## run A
==> flow/design.v <==
module datapath (
    part,
    clock,
    value,
    positive,
    reset,
    counter,
    result
);
    input part;
    input clock;
    input [15:0] value;
    input positive;
    input reset;
    output [15:0] counter;
    output [15:0] result;
    wire [15:0] _65 = 16'b0000000000000000;
    wire [15:0] _64 = 16'b0000000000000000;
    wire _102;
    wire _100;
    wire _101;
    wire _103;
    wire [15:0] _104;
    wire _96;
    wire _92;
    wire _93;
    wire _90;
    wire _91;
    wire _94;
    wire _95;
    wire _97;
    wire [15:0] _98;
    wire _86;
    wire _84;
    wire _81;
    wire _82;
    wire _79;
    wire _80;
    wire _83;
    wire _85;
    wire _87;
    wire [15:0] _88;
    wire [41:0] _73 = 42'b000000000000000000000010100011110101110001;
    wire [25:0] _71 = 26'b00000000000000000000000000;
    wire [41:0] _72;
    wire [83:0] _74;
    wire [57:0] _75;
    wire [25:0] _70 = 26'b00000000000000000000000000;
    wire [83:0] _76;
    wire [15:0] _77;
    wire [15:0] _78;
    wire [15:0] _89;
    wire [15:0] _99;
    wire [15:0] _105;
    wire [15:0] _67 = 16'b0000000000000001;
    wire [15:0] _68;
    wire [15:0] _62 = 16'b0000000000000000;
    wire [15:0] _58 = 16'b0000000001100100;
    wire [41:0] _53 = 42'b000000000000000000000010100011110101110001;
    wire [25:0] _51 = 26'b00000000000000000000000000;
    wire [41:0] _52;
    wire [83:0] _54;
    wire [57:0] _55;
    wire [25:0] _50 = 26'b00000000000000000000000000;
    wire [83:0] _56;
    wire [15:0] _57;
    wire [31:0] _59;
    wire [15:0] _60;
    wire [15:0] _48 = 16'b0000000000110010;
    wire [15:0] _44 = 16'b0000000001100100;
    wire [41:0] _39 = 42'b000000000000000000000010100011110101110001;
    wire [25:0] _37 = 26'b00000000000000000000000000;
    wire [41:0] _38;
    wire [83:0] _40;
    wire [57:0] _41;
    wire [25:0] _36 = 26'b00000000000000000000000000;
    wire [83:0] _42;
    wire [15:0] _43;
    wire [31:0] _45;
    wire [15:0] _46;
    wire [15:0] _34;
    wire [15:0] _29 = 16'b0000000001100100;
    wire [41:0] _24 = 42'b000000000000000000000010100011110101110001;
    wire [25:0] _22 = 26'b00000000000000000000000000;
    wire [41:0] _23;
    wire [83:0] _25;
    wire [57:0] _26;
    wire [25:0] _21 = 26'b00000000000000000000000000;
    wire [83:0] _27;
    wire [15:0] _28;
    wire [31:0] _30;
    wire [15:0] _31;
    wire [15:0] _32;
    wire [15:0] _19 = 16'b0000000001100100;
    wire [15:0] _20;
    wire [15:0] _33;
    wire [15:0] _35;
    wire [15:0] _47;
    wire [15:0] _49;
    wire [15:0] _61;
    wire _63;
    wire [15:0] _69;
    wire _2;
    wire [15:0] _106;
    wire [15:0] _107;
    wire [15:0] _3;
    reg [15:0] _66;
    wire vdd = 1'b1;
    wire [15:0] _16 = 16'b0000000000000000;
    wire [15:0] _15 = 16'b0000000000000000;
    wire _6;
    wire [15:0] _137 = 16'b0000000000110010;
    wire [15:0] _133 = 16'b0000000001100100;
    wire [41:0] _128 = 42'b000000000000000000000010100011110101110001;
    wire [25:0] _126 = 26'b00000000000000000000000000;
    wire [41:0] _127;
    wire [83:0] _129;
    wire [57:0] _130;
    wire [25:0] _125 = 26'b00000000000000000000000000;
    wire [83:0] _131;
    wire [15:0] _132;
    wire [31:0] _134;
    wire [15:0] _135;
    wire [15:0] _123;
    wire [15:0] _118 = 16'b0000000001100100;
    wire [41:0] _113 = 42'b000000000000000000000010100011110101110001;
    wire [25:0] _111 = 26'b00000000000000000000000000;
    wire [41:0] _112;
    wire [83:0] _114;
    wire [57:0] _115;
    wire [25:0] _110 = 26'b00000000000000000000000000;
    wire [83:0] _116;
    wire [15:0] _117;
    wire [31:0] _119;
    wire [15:0] _120;
    wire [15:0] _8;
    wire [15:0] _121;
    wire [15:0] _108 = 16'b0000000001100100;
    wire [15:0] _109;
    wire [15:0] _122;
    wire _10;
    wire [15:0] _124;
    wire [15:0] _136;
    wire _12;
    wire [15:0] _138;
    wire [15:0] _13;
    reg [15:0] _18;
    assign _102 = _49 == _62;
    assign _100 = _18 == _62;
    assign _101 = ~ _100;
    assign _103 = _101 & _102;
    assign _104 = _103 ? _67 : _62;
    assign _96 = _49 < _18;
    assign _92 = _49 == _62;
    assign _93 = ~ _92;
    assign _90 = _18 == _62;
    assign _91 = ~ _90;
    assign _94 = _91 & _93;
    assign _95 = _94 & _10;
    assign _97 = _95 & _96;
    assign _98 = _97 ? _67 : _62;
    assign _86 = _18 < _49;
    assign _84 = ~ _10;
    assign _81 = _49 == _62;
    assign _82 = ~ _81;
    assign _79 = _18 == _62;
    assign _80 = ~ _79;
    assign _83 = _80 & _82;
    assign _85 = _83 & _84;
    assign _87 = _85 & _86;
    assign _88 = _87 ? _67 : _62;
    assign _72 = { _71, _8 };
    assign _74 = _72 * _73;
    assign _75 = _74[83:26];
    assign _76 = { _70, _75 };
    assign _77 = _76[15:0];
    assign _78 = _66 + _77;
    assign _89 = _78 + _88;
    assign _99 = _89 + _98;
    assign _105 = _99 + _104;
    assign _68 = _66 + _67;
    assign _52 = { _51, _49 };
    assign _54 = _52 * _53;
    assign _55 = _54[83:26];
    assign _56 = { _50, _55 };
    assign _57 = _56[15:0];
    assign _59 = _57 * _58;
    assign _60 = _59[15:0];
    assign _38 = { _37, _35 };
    assign _40 = _38 * _39;
    assign _41 = _40[83:26];
    assign _42 = { _36, _41 };
    assign _43 = _42[15:0];
    assign _45 = _43 * _44;
    assign _46 = _45[15:0];
    assign _34 = _18 + _32;
    assign _23 = { _22, _8 };
    assign _25 = _23 * _24;
    assign _26 = _25[83:26];
    assign _27 = { _21, _26 };
    assign _28 = _27[15:0];
    assign _30 = _28 * _29;
    assign _31 = _30[15:0];
    assign _32 = _8 - _31;
    assign _20 = _18 + _19;
    assign _33 = _20 - _32;
    assign _35 = _10 ? _34 : _33;
    assign _47 = _35 - _46;
    assign _49 = _12 ? _48 : _47;
    assign _61 = _49 - _60;
    assign _63 = _61 == _62;
    assign _69 = _63 ? _68 : _66;
    assign _2 = part;
    assign _106 = _2 ? _105 : _69;
    assign _107 = _12 ? _62 : _106;
    assign _3 = _107;
    always @(posedge _6) begin
        _66 <= _3;
    end
    assign _6 = clock;
    assign _127 = { _126, _124 };
    assign _129 = _127 * _128;
    assign _130 = _129[83:26];
    assign _131 = { _125, _130 };
    assign _132 = _131[15:0];
    assign _134 = _132 * _133;
    assign _135 = _134[15:0];
    assign _123 = _18 + _121;
    assign _112 = { _111, _8 };
    assign _114 = _112 * _113;
    assign _115 = _114[83:26];
    assign _116 = { _110, _115 };
    assign _117 = _116[15:0];
    assign _119 = _117 * _118;
    assign _120 = _119[15:0];
    assign _8 = value;
    assign _121 = _8 - _120;
    assign _109 = _18 + _108;
    assign _122 = _109 - _121;
    assign _10 = positive;
    assign _124 = _10 ? _123 : _122;
    assign _136 = _124 - _135;
    assign _12 = reset;
    assign _138 = _12 ? _137 : _136;
    assign _13 = _138;
    always @(posedge _6) begin
        _18 <= _13;
    end
    assign counter = _18;
    assign result = _66;
endmodule
==> flow/config.mk <==
export PLATFORM = sky130hd
export DESIGN_NAME = datapath
export DESIGN_NICKNAME = datapath
export VERILOG_FILES = /design/flow/design.v
export SDC_FILE = /design/flow/constraint.sdc
export NUM_CORES = 4
export LEC_CHECK = 0
export ABC_AREA = 1
export CAP_MARGIN = 20
export CORE_MARGIN = 2
export CORE_UTILIZATION = 71
export CTS_CLUSTER_DIAMETER = 206
export CTS_CLUSTER_SIZE = 17
export GPL_TIMING_DRIVEN = 1
export HOLD_SLACK_MARGIN = -0.04
export MAX_ROUTING_LAYER = met4
export SLEW_MARGIN = 10
export TNS_END_PERCENT = 90
==> flow/constraint.sdc <==
create_clock -name core_clock -period 33.0 [get_ports {clock}]
set_input_delay 6.6000 -clock core_clock [delete_from_list [all_inputs] [get_ports {clock}]]
set_output_delay 6.6000 -clock core_clock [all_outputs]
set_load 0.01 [all_outputs]
run.sh (not shown) runs the stock make flow with config.mk's settings and CLKGATE_MAP_FILE=.
Run A completed end to end; final checks failed (setup timing).
Input-level comparison between run B and run A:
Settings: MAX_ROUTING_LAYER removed (was met4); ABC_AREA removed (was 1); HOLD_SLACK_MARGIN removed (was -0.04); SLEW_MARGIN changed from 10 to 20; CORE_UTILIZATION changed from 71 to 40; CTS_CLUSTER_DIAMETER removed (was 206); CTS_CLUSTER_SIZE removed (was 17); GPL_TIMING_DRIVEN removed (was 1); TNS_END_PERCENT removed (was 90); the clock period (ns, I/O delays scaled along) changed from 33.0 to 40.9.
--- outcome ---
Run B finished every step from synthesis to the final layout, and the layout passed the timing, DRC and antenna checks. Cmp run B vs run A: non-clock buffer count lower in run B. Delta(area of the synthesized netlist per yosys stat, run B - run A) < 0. Lower final worst hold slack goes to run B over run A. Library cell contributing the largest single delay on the critical path = a21oi_1: run A; library cell contributing the largest single delay on the critical path = or4_4: run B.
For run C, these inputs were changed with respect to run B:
Settings: CORE_UTILIZATION now 69, was 40; CTS_CLUSTER_SIZE now 97, previously not set; the clock period (ns, I/O delays scaled along) now 38.6, was 40.9.
## What came out
Worst hold margin delta (run C -> run B): insignificant. When the final numbers for run C and run B were put side by side, the via count turned out to be smaller in run B. Diff run B -> run C: pre-placement core utilization saw an increase, critical path depth shows an increase of 2, die area shrank by about 40%, clock-pin slew on the worst setup and hold paths saw little to no change. Going from run B to run C, final period utilization shows an increase of 1.1 points; cell count shrank by 220; placer congestion estimate climbed 5.9%.
The following lists how run D was set up differently from run C:
Settings: removing CTS_CLUSTER_SIZE (formerly 97); changing CORE_UTILIZATION from 69 to 40; changing the clock period (ns, I/O delays scaled along) from 38.6 to 42.0.
Notes after the runs:
- Looking at y dimension of the die, run D sits above run C.
- Summary of run D over run C: length of routed met3 wiring shrank by about 35%, synthesized cell count stayed essentially flat.

Setup of build 5:
Starts from the design.v that is shown in full above.
==> flow/config.mk <==
export PLATFORM = sky130hd
export DESIGN_NAME = datapath
export DESIGN_NICKNAME = datapath
export VERILOG_FILES = /design/flow/design.v
export SDC_FILE = /design/flow/constraint.sdc
export NUM_CORES = 4
export LEC_CHECK = 0
export ABC_AREA = 1
export CAP_MARGIN = 0
export CELL_PAD_IN_SITES_GLOBAL_PLACEMENT = 1
export CORE_ASPECT_RATIO = 1.01
export CORE_MARGIN = 6
export CORE_UTILIZATION = 40
export HOLD_SLACK_MARGIN = 0.01
export MAX_ROUTING_LAYER = met4
export PLACE_DENSITY_LB_ADDON = 0.14
export SLEW_MARGIN = 20
export TNS_END_PERCENT = 15
==> flow/constraint.sdc <==
create_clock -name core_clock -period 42.0 [get_ports {clock}]
set_input_delay 8.4000 -clock core_clock [delete_from_list [all_inputs] [get_ports {clock}]]
set_output_delay 8.4000 -clock core_clock [all_outputs]
set_load 0.01 [all_outputs]
Build 5 ended with every stage complete and zero timing, DRC or antenna violations.
[inputs] build 83 vs build 5
- GPL_TIMING_DRIVEN newly set to 0
- HOLD_SLACK_MARGIN changed from 0.01 to 0.25
- MIN_ROUTING_LAYER newly set to met2
- CORE_ASPECT_RATIO changed from 1.01 to 1.24
==> comparison <==
Build 83 -> stages 100% | layout checks FAIL | design-rule violations. As far as post-cts resize count is concerned, build 5 and build 83 perform about the same. [compare] base=build 5 new=build 83: post-detailed-route wirelength per cell picked up an extra 9.8%, met1 routing resource usage after global routing fell 27 points, maximum frequency decreased 2.3%. Build 83 falls short of build 5 in cell area. In build 83, the proportion of final cell area spent on non-clock buffers came out 0.27 points above the value in build 5. Build 83 -> build 5: total clock buffers created by CTS delta 0, exact match.
What build 41 does differently from build 83 at the input level:
- a deleted TNS_END_PERCENT that had been 15
- a deleted MIN_ROUTING_LAYER that had been met2
- a change of HOLD_SLACK_MARGIN from 0.25 to -0.03
- a deleted CORE_ASPECT_RATIO that had been 1.24
- a deleted MAX_ROUTING_LAYER that had been met4
- a deleted GPL_TIMING_DRIVEN that had been 0
- a deleted PLACE_DENSITY_LB_ADDON that had been 0.14
### Flow results
Build 41 finished end to end and its layout was clean on timing, DRC and antenna. Cmp build 41 vs build 83: count of filler cells inserted in the layout lower in build 41. Diff build 83 -> build 41 | final critical delay including setup and external delays | decrease of 0.81 ns.
The inputs of build 93 differ from those of build 41 as listed below.
- HOLD_SLACK_MARGIN removed (was -0.03)
- GPL_TIMING_DRIVEN newly set to 0
- MIN_ROUTING_LAYER newly set to met2
- PLACE_DENSITY_LB_ADDON newly set to 0.14
- TNS_END_PERCENT newly set to 15
- CTS_CLUSTER_DIAMETER newly set to 276
- MAX_ROUTING_LAYER newly set to met5
- CORE_ASPECT_RATIO newly set to 1.24
==> results <==
Build 93 against build 41: routed wire length up 3.3%; core outline area down 180 um^2; ratio of final minimum period to clock period up 2.4 points; synthesized instance count flat; clock-buffer cell count flat. Build 41 vs build 93, routing layer with the top usage in global route: met2 vs met3. Build 93 vs build 41, core utilization went up by 0.27 points.
For build 51, these inputs were changed with respect to build 93:
- MIN_ROUTING_LAYER removed (was met2)
- GPL_ROUTABILITY_DRIVEN newly set to 0
- HOLD_SLACK_MARGIN newly set to 0.26
- CAP_MARGIN changed from 0 to 20
- TNS_END_PERCENT changed from 15 to 10
- MAX_ROUTING_LAYER removed (was met5)
- CORE_ASPECT_RATIO removed (was 1.24)
- PLACE_DENSITY_LB_ADDON removed (was 0.14)
- CTS_CLUSTER_DIAMETER changed from 276 to 183
- CTS_CLUSTER_SIZE newly set to 100
- ABC_AREA removed (was 1)
- CORE_MARGIN changed from 6 to 2
- CELL_PAD_IN_SITES_GLOBAL_PLACEMENT removed (was 1)
Findings:
- Average size of a mapped cell for build 51: about 11% up relative to build 93
- Register-to-register slack, build 51 and build 93, lower one = build 51.
- Summary: with build 93 as the reference, count of placed standard cells including taps in build 51 moved down by more than 10%.
- There was hardly any difference in clock-pin slew of the registers on the worst-case setup and hold paths between build 93 and build 51.
- Of build 51 and build 93, it is build 51 that has the higher routed length on met1.
- Compared with build 93, in build 51 area figure in the yosys stat output went down; met2 wirelength from detailed routing down 10,000 um.
#### Input delta (build 18 over build 51)
- ABC_AREA: unset -> 1
- CTS_CLUSTER_SIZE: 100 -> unset
- CELL_PAD_IN_SITES_GLOBAL_PLACEMENT: unset -> 1
- GPL_TIMING_DRIVEN: 0 -> unset
- GPL_ROUTABILITY_DRIVEN: 0 -> unset
- CTS_CLUSTER_DIAMETER: 183 -> unset
- TNS_END_PERCENT: 10 -> unset
- HOLD_SLACK_MARGIN: 0.26 -> unset
### Flow results
- Any difference in area fraction of clock buffers and clock inverters between build 51 and build 18 is small enough to ignore.
- Logic depth of the worst setup path including buffers ended up 5 higher on build 18 than on build 51.
- Build 18 completed end to end with timing, DRC and antenna clean.
